==> flow/design.v (excerpt) <==
module CPU(
				clk,
			  rst_n,
		   IO_stall,
         awid_m_inf,
       awaddr_m_inf,
       awsize_m_inf,
      awburst_m_inf,
        awlen_m_inf,
      awvalid_m_inf,
      awready_m_inf,
        wdata_m_inf,
        wlast_m_inf,
       wvalid_m_inf,
       wready_m_inf,
          bid_m_inf,
        bresp_m_inf,
       bvalid_m_inf,
       bready_m_inf,
         arid_m_inf,
       araddr_m_inf,
        arlen_m_inf,
       arsize_m_inf,
      arburst_m_inf,
      arvalid_m_inf,
      arready_m_inf, 
          rid_m_inf,
        rdata_m_inf,
        rresp_m_inf,
        rlast_m_inf,
       rvalid_m_inf,
       rready_m_inf 
);
For scale: ~3,100 cells after synthesis, roughly 420 flip-flops, ~230 I/O pins, about 29,000 µm² of cells after synthesis.
export LEC_CHECK = 0
export CAP_MARGIN = 35
export CORE_MARGIN = 2
export CORE_UTILIZATION = 43
export CTS_CLUSTER_SIZE = 11
export GPL_ROUTABILITY_DRIVEN = 0
export HOLD_SLACK_MARGIN = 0.03
export SETUP_SLACK_MARGIN = -0.12
export SLEW_MARGIN = 20
export TNS_END_PERCENT = 75
create_clock -name core_clock -period 3.8 [get_ports {clk}]
run.sh (not shown) runs the stock make flow with config.mk's settings and CLKGATE_MAP_FILE=.
The starting point completed, yet does not pass: negative setup slack.
Edit:
- CAP_MARGIN: 35 -> 20
- CORE_UTILIZATION: 43 -> 64
- CTS_CLUSTER_SIZE: 11 -> not set
- GPL_ROUTABILITY_DRIVEN: 0 -> not set
- HOLD_SLACK_MARGIN: 0.03 -> not set
- SETUP_SLACK_MARGIN: -0.12 -> not set
- TNS_END_PERCENT: 75 -> not set
- clock period: 3.8 -> 4.06 ns (I/O delays scaled with it)
Result: The new run finished but failed the layout checks on negative setup slack; count of clock-buffer cells in the layout goes down by 8; clock power goes down by about 3%; wire length goes up by 1.3%; worst setup slack is better by 0.32 ns; non-clock buffer count goes down by 1; final cell count goes down by 6.5%; core utilization goes up by 24 points; final area goes down by 0.36%; sequential power goes down by 6.4%; global-route usage goes up by 16 points; synthesized cell count stays the same.
Edit:
- CORE_UTILIZATION: 64 -> 23
- GPL_ROUTABILITY_DRIVEN: not set -> 0
- HOLD_SLACK_MARGIN: not set -> 0.03
- clock period: 4.06 -> 3.8 ns (I/O delays scaled with it)
The new run reached the layout checks and failed them: negative setup slack.
Maximum frequency drops by 0.87%.
Synthesized cell count does not change.
Total power is higher by 8.4%.
Design area rises by about 5%.
Edit:
- CORE_UTILIZATION: 23 -> 44
- GPL_ROUTABILITY_DRIVEN: 0 -> not set
- HOLD_SLACK_MARGIN: 0.03 -> not set
- clock period: 3.8 -> 5.88 ns (I/O delays scaled with it)
Result:
- Now the flow passed the timing, DRC and antenna checks
- routed wire length fell by 6.5%
- total power fell by 36%
- die area fell by 47%
- design area fell by 8.2%
- core utilization rose by 21 points
- setup slack is better by 1.6 ns
- final cell count fell by 19%
- sequential power fell by 36%
- via count fell by 3.4%
- synthesized area does not change
Edit:
- CORE_UTILIZATION: 44 -> 72
- CTS_CLUSTER_DIAMETER: not set -> 391
- PLACE_DENSITY: not set -> 0.4
- clock period: 5.88 -> 3.79 ns (I/O delays scaled with it)
- The new run reached the layout checks and failed them: negative setup slack
- combinational power came out higher by 63%
- routed wire length is higher by 7.7%
- design area rose by 3.9%
- via count grows by 12%
- setup slack loses 1.7 ns
- final cell count falls by 4.4%
- maximum frequency increases by 6.6%
- clock skew stays flat
- die size goes down by 38%
- power increases by 51%
- synthesized cell count stays the same
Edit:
- ABC_AREA: not set -> 1
- CTS_CLUSTER_DIAMETER: 391 -> 231
- CTS_CLUSTER_SIZE: not set -> 15
- PLACE_DENSITY: 0.4 -> not set
- PLACE_DENSITY_LB_ADDON: not set -> 0.19
- clock period: 3.79 -> 3.55 ns (I/O delays scaled with it)
The changed run finished but failed the layout checks on negative setup slack.
Core utilization falls by 1.2 points.
Final area rises by 1.8%.
Clock-buffer cell count falls by 11.
Setup slack got worse by 1.2 ns.
Power falls by 6.4%.
Hold slack got worse by 0.056 ns.
Sequential share of layout area falls by 0.56 points.

CPU again, from the RTL that the note above started with.
Settings: LEC_CHECK=0, CAP_MARGIN=5, CORE_MARGIN=2, CORE_UTILIZATION=70, CTS_CLUSTER_DIAMETER=245, CTS_CLUSTER_SIZE=14, HOLD_SLACK_MARGIN=-0.08, SETUP_SLACK_MARGIN=-0.4, SLEW_MARGIN=40; clock period 4.08 ns.
The baseline completed and failed the layout checks on negative setup slack.
Change:
==> flow/config.mk (replaced) <==
export PLATFORM = sky130hd
export DESIGN_NAME = CPU
export DESIGN_NICKNAME = CPU
export VERILOG_FILES = /design/flow/design.v
export SDC_FILE = /design/flow/constraint.sdc
export NUM_CORES = 4
export LEC_CHECK = 0
export CAP_MARGIN = 20
export CORE_MARGIN = 2
export CORE_UTILIZATION = 59
export SLEW_MARGIN = 20
Effect: The new run reached the layout checks and failed them: negative setup slack. Synthesized area does not change. Via count goes down by 3.3%. Setup slack is better by 0.078 ns. Non-clock buffer count goes up by 27. Flip-flop count does not change.
Change:
--- a/flow/config.mk
+++ b/flow/config.mk
@@ -8,4 +8,5 @@
 export CAP_MARGIN = 20
 export CORE_MARGIN = 2
-export CORE_UTILIZATION = 59
+export CORE_UTILIZATION = 40
+export SETUP_SLACK_MARGIN = 0.65
 export SLEW_MARGIN = 20
==> flow/constraint.sdc (replaced) <==
create_clock -name core_clock -period 5.88 [get_ports {clk}]
set_input_delay 1.1760 -clock core_clock [delete_from_list [all_inputs] [get_ports {clk}]]
set_output_delay 1.1760 -clock core_clock [all_outputs]
set_load 0.01 [all_outputs]
After rerunning: Now the flow finished clean; maximum frequency shrinks by about 1.5%; power is lower by about 27%; count of clock-buffer cells in the layout went down by 1.
Change:
--- a/flow/config.mk
+++ b/flow/config.mk
@@ -9,4 +9,3 @@
 export CORE_MARGIN = 2
 export CORE_UTILIZATION = 40
-export SETUP_SLACK_MARGIN = 0.65
 export SLEW_MARGIN = 20
==> flow/constraint.sdc (replaced) <==
create_clock -name core_clock -period 6.0 [get_ports {clk}]
set_input_delay 1.2000 -clock core_clock [delete_from_list [all_inputs] [get_ports {clk}]]
set_output_delay 1.2000 -clock core_clock [all_outputs]
set_load 0.01 [all_outputs]
Outcome: The changed run completed with no timing, DRC or antenna violations; clock power drops by 10%; setup slack gets worse by 0.44 ns; wire length drops by 2.6%; die area is unchanged.
Change:
--- a/flow/config.mk
+++ b/flow/config.mk
@@ -8,4 +8,6 @@
 export CAP_MARGIN = 20
 export CORE_MARGIN = 2
-export CORE_UTILIZATION = 40
+export CORE_UTILIZATION = 67
+export CTS_CLUSTER_SIZE = 14
+export SETUP_SLACK_MARGIN = -0.4
 export SLEW_MARGIN = 20
==> flow/constraint.sdc (replaced) <==
create_clock -name core_clock -period 4.34 [get_ports {clk}]
set_input_delay 0.8680 -clock core_clock [delete_from_list [all_inputs] [get_ports {clk}]]
set_output_delay 0.8680 -clock core_clock [all_outputs]
set_load 0.01 [all_outputs]
What happened: The new run reached the layout checks and failed them: negative setup slack; cell count decreases by about 7%; clock skew increases by 0.037 ns; global-route usage increases by 22 points; wire length increases by 5.6%; worst hold slack is worse by 0.18 ns; total power increases by 36%; via count increases by about 10%; die area decreases by about 40%; area after synthesis is unchanged; core utilization increases by 33 points.

Starting RTL as in the previous note.
clock: 3.27 ns
lec_check: 0
cap_margin: 15
core_margin: 2
core_utilization: 72
cts_cluster_diameter: 231
cts_cluster_size: 15
setup_slack_margin: 0.96
slew_margin: 20
The starting point stopped in global routing on GRT-0232.
==> next run, changes <==
CAP_MARGIN = 20   (was 15)
CTS_CLUSTER_DIAMETER = default   (was 231)
CTS_CLUSTER_SIZE = default   (was 15)
PLACE_DENSITY = 0.67   (was default)
SETUP_SLACK_MARGIN = default   (was 0.96)
TNS_END_PERCENT = 5   (was default)
clock period = 4.06 ns   (was 3.27 ns; I/O delays follow)
=> This time the run completed, yet does not pass: setup timing. Synthesized area is unchanged. Die size stays the same. Synthesized cell count does not change.
==> next run, changes <==
ABC_AREA = 1   (was default)
CORE_UTILIZATION = 66   (was 72)
CTS_CLUSTER_SIZE = 22   (was default)
PLACE_DENSITY = default   (was 0.67)
TNS_END_PERCENT = default   (was 5)
clock period = 2.63 ns   (was 4.06 ns; I/O delays follow)
After rerunning: The changed run finished but fails on setup timing; power grows by 60%; routed wire length goes up by about 22%; synthesized cell count went up by about 26%; final cell count rose by 31%; sequential cell count does not change; core utilization rose by 1.3 points; cell area is higher by about 14%; worst setup slack loses 1.6 ns; maximum frequency shrinks by 3.9%; count of clock-buffer cells in the layout does not change.
==> next run, changes <==
ABC_AREA = default   (was 1)
CORE_UTILIZATION = 72   (was 66)
CTS_CLUSTER_DIAMETER = 231   (was default)
CTS_CLUSTER_SIZE = 15   (was 22)
clock period = 4.08 ns   (was 2.63 ns; I/O delays follow)
Result: The new run produced a layout that fails on setup timing. Hold slack degrades by 0.11 ns. Design area decreases by 12%. Fmax increases by 4.1%. Sequential share of layout area increases by 4.1 points. Die area decreases by 11%. Synthesized area decreases by 3.2%. Setup slack improves by 1.7 ns. Total power decreases by 45%. Global-route usage increases by 1.0 points. Core utilization decreases by 1.5 points. Clock skew decreases by 0.013 ns.
==> next run, changes <==
CAP_MARGIN = 5   (was 20)
SETUP_SLACK_MARGIN = 1.18   (was default)
TNS_END_PERCENT = 5   (was default)
=> The changed run reached the layout checks and failed them: setup timing; cell area came out higher by about 1.3%; worst setup slack degrades by 0.031 ns; clock power came out higher by about 3%; synthesized area does not change; clock skew hardly moves; via count grows by 2.2%; power rose by 1.4%.

Starting RTL as in the previous note.
make LEC_CHECK=0 CAP_MARGIN=20 CORE_MARGIN=2 CORE_UTILIZATION=48 CTS_CLUSTER_SIZE=11 GPL_ROUTABILITY_DRIVEN=0 HOLD_SLACK_MARGIN=0.03 SETUP_SLACK_MARGIN=-0.12 SLEW_MARGIN=20 finish   # period 3.8 ns
The starting point reached the layout checks and failed them: negative setup slack.
Change:
--- a/flow/config.mk
+++ b/flow/config.mk
@@ -9,7 +9,3 @@
 export CORE_MARGIN = 2
-export CORE_UTILIZATION = 48
-export CTS_CLUSTER_SIZE = 11
-export GPL_ROUTABILITY_DRIVEN = 0
-export HOLD_SLACK_MARGIN = 0.03
-export SETUP_SLACK_MARGIN = -0.12
+export CORE_UTILIZATION = 40
 export SLEW_MARGIN = 20
==> flow/constraint.sdc (replaced) <==
create_clock -name core_clock -period 5.88 [get_ports {clk}]
set_input_delay 1.1760 -clock core_clock [delete_from_list [all_inputs] [get_ports {clk}]]
set_output_delay 1.1760 -clock core_clock [all_outputs]
set_load 0.01 [all_outputs]
Now the flow completed without violations.
Core utilization fell by 12 points.
Power fell by about 36%.
Design area came out lower by about 4.5%.
Synthesized cell count is unchanged.
Final cell count stays flat.
Area after synthesis does not change.
Critical path depth goes down by 6.
Change:
--- a/flow/config.mk
+++ b/flow/config.mk
@@ -9,3 +9,5 @@
 export CORE_MARGIN = 2
-export CORE_UTILIZATION = 40
+export CORE_UTILIZATION = 71
+export CTS_CLUSTER_SIZE = 32
+export PLACE_DENSITY = 0.66
 export SLEW_MARGIN = 20
==> flow/constraint.sdc (replaced) <==
create_clock -name core_clock -period 4.06 [get_ports {clk}]
set_input_delay 0.8120 -clock core_clock [delete_from_list [all_inputs] [get_ports {clk}]]
set_output_delay 0.8120 -clock core_clock [all_outputs]
set_load 0.01 [all_outputs]
Effect: Now the flow produced a layout that fails on negative setup slack; core utilization increases by 38 points; sequential cell count stays the same; worst hold slack is worse by 0.18 ns; count of clock-buffer cells in the layout shrinks by 12; total power came out higher by 48%; cell count falls by 6.6%.
Change:
--- a/flow/config.mk
+++ b/flow/config.mk
@@ -9,5 +9,5 @@
 export CORE_MARGIN = 2
-export CORE_UTILIZATION = 71
-export CTS_CLUSTER_SIZE = 32
-export PLACE_DENSITY = 0.66
+export CORE_UTILIZATION = 72
+export CTS_CLUSTER_SIZE = 48
+export PLACE_DENSITY_LB_ADDON = 0.26
 export SLEW_MARGIN = 20
==> flow/constraint.sdc (replaced) <==
create_clock -name core_clock -period 5.41 [get_ports {clk}]
set_input_delay 1.0820 -clock core_clock [delete_from_list [all_inputs] [get_ports {clk}]]
set_output_delay 1.0820 -clock core_clock [all_outputs]
set_load 0.01 [all_outputs]
Effect: Now the flow ran to the end with no violations. Total power is lower by 29%. Wire length falls by 12%. Global-route usage went down by 5.7 points. Die size came out lower by 1.4%. Cell area came out lower by about 3.3%. Worst hold slack improved by 0.16 ns. Count of clock-buffer cells in the layout went up by 9.

CPU again, from the RTL that the note above started with.
clock: 3.8 ns
lec_check: 0
cap_margin: 30
core_margin: 2
core_utilization: 43
cts_cluster_diameter: 166
cts_cluster_size: 11
gpl_routability_driven: 0
hold_slack_margin: 0.03
setup_slack_margin: -0.12
slew_margin: 20
tns_end_percent: 75
The starting point reached the layout checks and failed them: negative setup slack.
Then changed:
==> flow/config.mk (replaced) <==
export PLATFORM = sky130hd
export DESIGN_NAME = CPU
export DESIGN_NICKNAME = CPU
export VERILOG_FILES = /design/flow/design.v
export SDC_FILE = /design/flow/constraint.sdc
export NUM_CORES = 4
export LEC_CHECK = 0
export CAP_MARGIN = 20
export CORE_MARGIN = 2
export CORE_UTILIZATION = 72
export CTS_CLUSTER_SIZE = 33
export PLACE_DENSITY = 0.67
export SLEW_MARGIN = 20
==> flow/constraint.sdc (replaced) <==
create_clock -name core_clock -period 4.06 [get_ports {clk}]
set_input_delay 0.8120 -clock core_clock [delete_from_list [all_inputs] [get_ports {clk}]]
set_output_delay 0.8120 -clock core_clock [all_outputs]
set_load 0.01 [all_outputs]
The changed run finished but failed the layout checks on negative setup slack.
Global-route usage rose by 22 points.
Area after synthesis stays the same.
First-iteration DRC count is higher by 45%.
Routed wire length is higher by 0.96%.
Worst setup slack gains 140 ps.
Via count came out higher by 7.8%.
Register-to-register slack improves by 140 ps.
Die size drops by 40%.
Cell area is lower by 0.62%.

== run A ==
Starting RTL as in the previous note.
clock: 7.16 ns
lec_check: 0
cap_margin: 25
core_margin: 2
core_utilization: 62
gpl_timing_driven: 1
hold_slack_margin: 0.19
max_routing_layer: met5
place_density: 0.57
slew_margin: 20
tns_end_percent: 45
## Diff of input files: run B against run A
Settings: changing SLEW_MARGIN from 20 to 35; setting CELL_PAD_IN_SITES_GLOBAL_PLACEMENT to 2 for the first time; changing GPL_TIMING_DRIVEN from 1 to 0; changing CORE_UTILIZATION from 62 to 68; removing HOLD_SLACK_MARGIN (formerly 0.19); setting CTS_CLUSTER_SIZE to 100 for the first time; changing the clock period (ns, I/O delays scaled along) from 7.16 to 5.87.
## What came out
Run A finished end to end and its layout was clean on timing, DRC and antenna.
global placement without I/O: run B exited with error
Taking run B as 1.0, run A lands at 1.09 on core area.
Comparing run A against run B, there is no change at all in synthesized cell count.
Chip width for run B: 4.4% down relative to run A
Between run A and run B, starting density of the core is higher for run B, run A comes in under that.
The die area in run A is 1.09 times that in run B.
## Diff of input files: run C against run B
Settings: swapping 100 for 15 in CTS_CLUSTER_SIZE; swapping 0 for 1 in GPL_TIMING_DRIVEN; swapping 35 for 20 in SLEW_MARGIN; swapping 25 for 5 in CAP_MARGIN; putting HOLD_SLACK_MARGIN at -0.1 where nothing was set; swapping 68 for 72 in CORE_UTILIZATION; clearing CELL_PAD_IN_SITES_GLOBAL_PLACEMENT, which used to be 2; clearing PLACE_DENSITY, which used to be 0.57; swapping 5.87 for 4.38 in the clock period (ns, I/O delays scaled along).
==> results <==
Run C finished all stages; layout check result: FAIL, due to setup timing. [compare] base=run B new=run C: multiplexer area fraction after synthesis comparable; standard cell core area now smaller; floorplan row count now smaller; floorplan core density now larger; number of cells produced by synthesis comparable. Area figure in the yosys stat output of run B is on par with run C. Delta (run C minus run B): width of the chip -about 2.8%; die outline area -5.5%; synthesized area ~0 delta; overall die height -about 2.8%.
diff inputs: run C => run D
Settings: CTS_CLUSTER_DIAMETER now 104, previously not set; SETUP_SLACK_MARGIN now -0.31, previously not set; SLEW_MARGIN now 40, was 20; the clock period (ns, I/O delays scaled along) now 4.27, was 4.38.
### Flow results
- Run D: complete, dirty (setup timing)
- Diff run C -> run D: final design instance area without fill went down by about 1.5%, ratio of final minimum period to clock period rose by 1.7 points.
- The lower number of buffers inserted by post-CTS setup repair of run C and run D is in run D.
- Taking run C as the reference, in run D sum of negative setup slack now sits lower, share of the core filled with cells now sits lower, overall power of the completed layout now sits lower.
- The worst-case register-to-register setup slack in run D was lower than what run C gave.
- Run D: layout overhead on the synthesized area is 1.7 points lower than what run C reported.
- Going from run C to run D, fraction of power spent switching nets went up 1.4 points; clock network fraction of design power decreased by 8.3 points relative to the old numbers; minimum clock period after layout has decreased.
Power is estimated from default activity; no workload was simulated.
